==> flow/design.v <==
`timescale 1ns / 1ps
module md5_operation(input [1:0] round, input [3:0] phase, input [511:0] message, input [127:0] current_state, output [127:0] next_state);
	assign next_state = {current_state[31:0], round_operation(round, phase, message, current_state), current_state[95:32]};
	function [4:0] S(input [1:0] round, input [3:0] phase);
		case({round,phase[1:0]})
			4'b00_00: S = 5'd7;
			4'b00_01: S = 5'd12;
			4'b00_10: S = 5'd17;
			4'b00_11: S = 5'd22;
			4'b01_00: S = 5'd5;
			4'b01_01: S = 5'd9;
			4'b01_10: S = 5'd14;
			4'b01_11: S = 5'd20;
			4'b10_00: S = 5'd4;
			4'b10_01: S = 5'd11;
			4'b10_10: S = 5'd16;
			4'b10_11: S = 5'd23;
			4'b11_00: S = 5'd6;
			4'b11_01: S = 5'd10;
			4'b11_10: S = 5'd15;
			4'b11_11: S = 5'd21;
		endcase
	endfunction
	function [3:0] K(input [1:0] round, input [3:0] phase);
		case( {round, phase} )
			6'b00_0000: K = 4'd0; 
			6'b00_0001: K = 4'd1; 
			6'b00_0010: K = 4'd2; 
			6'b00_0011: K = 4'd3; 
			6'b00_0100: K = 4'd4; 
			6'b00_0101: K = 4'd5; 
			6'b00_0110: K = 4'd6; 
			6'b00_0111: K = 4'd7; 
			6'b00_1000: K = 4'd8; 
			6'b00_1001: K = 4'd9; 
			6'b00_1010: K = 4'd10; 
			6'b00_1011: K = 4'd11; 
			6'b00_1100: K = 4'd12; 
			6'b00_1101: K = 4'd13; 
			6'b00_1110: K = 4'd14; 
			6'b00_1111: K = 4'd15; 
			6'b01_0000: K = 4'd1; 
			6'b01_0001: K = 4'd6; 
			6'b01_0010: K = 4'd11; 
			6'b01_0011: K = 4'd0; 
			6'b01_0100: K = 4'd5; 
			6'b01_0101: K = 4'd10; 
			6'b01_0110: K = 4'd15; 
			6'b01_0111: K = 4'd4; 
			6'b01_1000: K = 4'd9; 
			6'b01_1001: K = 4'd14; 
			6'b01_1010: K = 4'd3; 
			6'b01_1011: K = 4'd8; 
			6'b01_1100: K = 4'd13; 
			6'b01_1101: K = 4'd2; 
			6'b01_1110: K = 4'd7; 
			6'b01_1111: K = 4'd12; 
			6'b10_0000: K = 4'd5; 
			6'b10_0001: K = 4'd8; 
			6'b10_0010: K = 4'd11; 
			6'b10_0011: K = 4'd14; 
			6'b10_0100: K = 4'd1; 
			6'b10_0101: K = 4'd4; 
			6'b10_0110: K = 4'd7; 
			6'b10_0111: K = 4'd10; 
			6'b10_1000: K = 4'd13; 
			6'b10_1001: K = 4'd0; 
			6'b10_1010: K = 4'd3; 
			6'b10_1011: K = 4'd6; 
			6'b10_1100: K = 4'd9; 
			6'b10_1101: K = 4'd12; 
			6'b10_1110: K = 4'd15; 
			6'b10_1111: K = 4'd2; 
			6'b11_0000: K = 4'd0; 
			6'b11_0001: K = 4'd7; 
			6'b11_0010: K = 4'd14; 
			6'b11_0011: K = 4'd5; 
			6'b11_0100: K = 4'd12; 
			6'b11_0101: K = 4'd3; 
			6'b11_0110: K = 4'd10; 
			6'b11_0111: K = 4'd1; 
			6'b11_1000: K = 4'd8; 
			6'b11_1001: K = 4'd15; 
			6'b11_1010: K = 4'd6; 
			6'b11_1011: K = 4'd13; 
			6'b11_1100: K = 4'd4; 
			6'b11_1101: K = 4'd11; 
			6'b11_1110: K = 4'd2; 
			default:    K = 4'd9; 
		endcase
	endfunction
	function [31:0] T(input [1:0] round, input [3:0] phase);
		case( {round, phase} )
			6'b00_0000: T = 32'hd76aa478;
			6'b00_0001: T = 32'he8c7b756;
			6'b00_0010: T = 32'h242070db;
			6'b00_0011: T = 32'hc1bdceee;
			6'b00_0100: T = 32'hf57c0faf;
			6'b00_0101: T = 32'h4787c62a;
			6'b00_0110: T = 32'ha8304613;
			6'b00_0111: T = 32'hfd469501;
			6'b00_1000: T = 32'h698098d8;
			6'b00_1001: T = 32'h8b44f7af;
			6'b00_1010: T = 32'hffff5bb1;
			6'b00_1011: T = 32'h895cd7be;
			6'b00_1100: T = 32'h6b901122;
			6'b00_1101: T = 32'hfd987193;
			6'b00_1110: T = 32'ha679438e;
			6'b00_1111: T = 32'h49b40821;
			6'b01_0000: T = 32'hf61e2562;
			6'b01_0001: T = 32'hc040b340;
			6'b01_0010: T = 32'h265e5a51;
			6'b01_0011: T = 32'he9b6c7aa;
			6'b01_0100: T = 32'hd62f105d;
			6'b01_0101: T = 32'h02441453;
			6'b01_0110: T = 32'hd8a1e681;
			6'b01_0111: T = 32'he7d3fbc8;
			6'b01_1000: T = 32'h21e1cde6;
			6'b01_1001: T = 32'hc33707d6;
			6'b01_1010: T = 32'hf4d50d87;
			6'b01_1011: T = 32'h455a14ed;
			6'b01_1100: T = 32'ha9e3e905;
			6'b01_1101: T = 32'hfcefa3f8;
			6'b01_1110: T = 32'h676f02d9;
			6'b01_1111: T = 32'h8d2a4c8a;
			6'b10_0000: T = 32'hfffa3942;
			6'b10_0001: T = 32'h8771f681;
			6'b10_0010: T = 32'h6d9d6122;
			6'b10_0011: T = 32'hfde5380c;
			6'b10_0100: T = 32'ha4beea44;
			6'b10_0101: T = 32'h4bdecfa9;
			6'b10_0110: T = 32'hf6bb4b60;
			6'b10_0111: T = 32'hbebfbc70;
			6'b10_1000: T = 32'h289b7ec6;
			6'b10_1001: T = 32'heaa127fa;
			6'b10_1010: T = 32'hd4ef3085;
			6'b10_1011: T = 32'h04881d05;
			6'b10_1100: T = 32'hd9d4d039;
			6'b10_1101: T = 32'he6db99e5;
			6'b10_1110: T = 32'h1fa27cf8;
			6'b10_1111: T = 32'hc4ac5665;
			6'b11_0000: T = 32'hf4292244;
			6'b11_0001: T = 32'h432aff97;
			6'b11_0010: T = 32'hab9423a7;
			6'b11_0011: T = 32'hfc93a039;
			6'b11_0100: T = 32'h655b59c3;
			6'b11_0101: T = 32'h8f0ccc92;
			6'b11_0110: T = 32'hffeff47d;
			6'b11_0111: T = 32'h85845dd1;
			6'b11_1000: T = 32'h6fa87e4f;
			6'b11_1001: T = 32'hfe2ce6e0;
			6'b11_1010: T = 32'ha3014314;
			6'b11_1011: T = 32'h4e0811a1;
			6'b11_1100: T = 32'hf7537e82;
			6'b11_1101: T = 32'hbd3af235;
			6'b11_1110: T = 32'h2ad7d2bb;
			6'b11_1111: T = 32'heb86d391;
			default:    T = 32'hxxxxxxxx;
		endcase
	endfunction
	function [31:0] round_operation(input [1:0] round, input [3:0] phase, input [511:0] message, input [127:0] current_state);
		reg [31:0] a, b, c, d;
		reg [31:0] before_shift;
		begin
			{a, b, c, d} = current_state;
			case(round)
				2'b00:   before_shift = (b&c | ~b&d);    
				2'b01:   before_shift = (b&d | c& ~d);   
				2'b10:   before_shift = (b ^ c ^ d);     
				default: before_shift = (c ^ (b | ~d));  
			endcase
			before_shift = before_shift + a + message[480-32*K(round,phase) +: 32] + T(round, phase);
			round_operation = b + ((before_shift << S(round, phase)) | (before_shift >> (32-S(round, phase))));
		end
	endfunction
endmodule
`timescale 1ns / 1ps
module md5_iter(output wire [127:0] digest_o, output reg valid, output reg [63:0] value, input clk, rst, input [63:0] message, input new_message);
	reg [1:0] round;
	reg [3:0] phase;
	reg [127:0] digest;
	wire [511:0] padded_message;
	reg [127:0] current_state;
	wire [127:0] next_state;
	reg idle;
	always @ (posedge clk) begin
		if( rst ) begin
			round <= 2'd0;
			phase <= 4'd0;
			valid <= 1'b0;
			current_state <= {32'h67452301, 32'hefcdab89, 32'h98badcfe, 32'h10325476};
			digest <= 128'd0;
			value <= 128'd0;
			idle <= 1'b1;
		end
		else begin
			if( idle ) begin
				round <= 2'd0;
				phase <= 4'd0;
				current_state <= {32'h67452301, 32'hefcdab89, 32'h98badcfe, 32'h10325476};
				idle <= ~new_message;
				if( new_message ) begin
					value <= message;
					valid <= 1'b0;
					digest <= 128'd0;
				end
			end
			else begin
				phase <= phase + 4'd1;
				if( phase == 4'd15 ) begin
					round <= round + 2'd1;
					if( round == 2'd3 ) begin
						valid <= 1'b1;
						digest <= {next_state[127:96]+32'h67452301, next_state[95:64]+32'hefcdab89,  next_state[63:32]+32'h98badcfe, next_state[31:0]+32'h10325476};
						idle <= 1'b1;
					end
				end
				current_state <= next_state;
			end
		end
	end
	md5_operation md50(.round(round), .phase(phase), .message(padded_message), .current_state(current_state), .next_state(next_state));
    assign digest_o[127:96] = {digest[103:96], digest[111:104], digest[119:112], digest[127:120]};
	assign digest_o[95:64] =  {digest[71:64], digest[79:72], digest[87:80], digest[95:88]};
	assign digest_o[63:32] =  {digest[39:32], digest[47:40], digest[55:48], digest[63:56]};
	assign digest_o[31:0] =  {digest[7:0], digest[15:8], digest[23:16], digest[31:24]};
	assign padded_message = {
		message[39:32], message[47:40], message[55:48], message[63:56],
		message[7:0], message[15:8], message[23:16], message[31:24],
		24'd0, 8'b10000000, 352'd0, 24'd0, 8'd64, 32'd0};
endmodule
Settings: LEC_CHECK=0, ABC_AREA=1, CAP_MARGIN=20, CORE_ASPECT_RATIO=0.5, CORE_MARGIN=2, CORE_UTILIZATION=72, CTS_CLUSTER_DIAMETER=398, CTS_CLUSTER_SIZE=98, SETUP_SLACK_MARGIN=1.69, SLEW_MARGIN=40, TNS_END_PERCENT=10; clock period 5.8 ns.
run.sh (not shown) runs the stock make flow with config.mk's settings and CLKGATE_MAP_FILE=.
The baseline never finished: it broke off in detailed placement (3_5_place_dp).
==> next run, changes <==
Settings changed: ABC_AREA 1 to unset, CORE_ASPECT_RATIO 0.5 to unset, CORE_UTILIZATION 72 to 40, CTS_CLUSTER_DIAMETER 398 to unset, CTS_CLUSTER_SIZE 98 to unset, MAX_ROUTING_LAYER set to met4, PLACE_DENSITY set to 0.51, SETUP_SLACK_MARGIN 1.69 to unset, SLEW_MARGIN 40 to 20, TNS_END_PERCENT 10 to unset.
Clock period 5.8 ns to 10.0 ns, I/O delays scaled along.
Outcome: With this change the flow completed with no timing, DRC or antenna violations; area after synthesis grows by 3.0%; synthesized cell count is lower by 14%; die area increases by 83%.
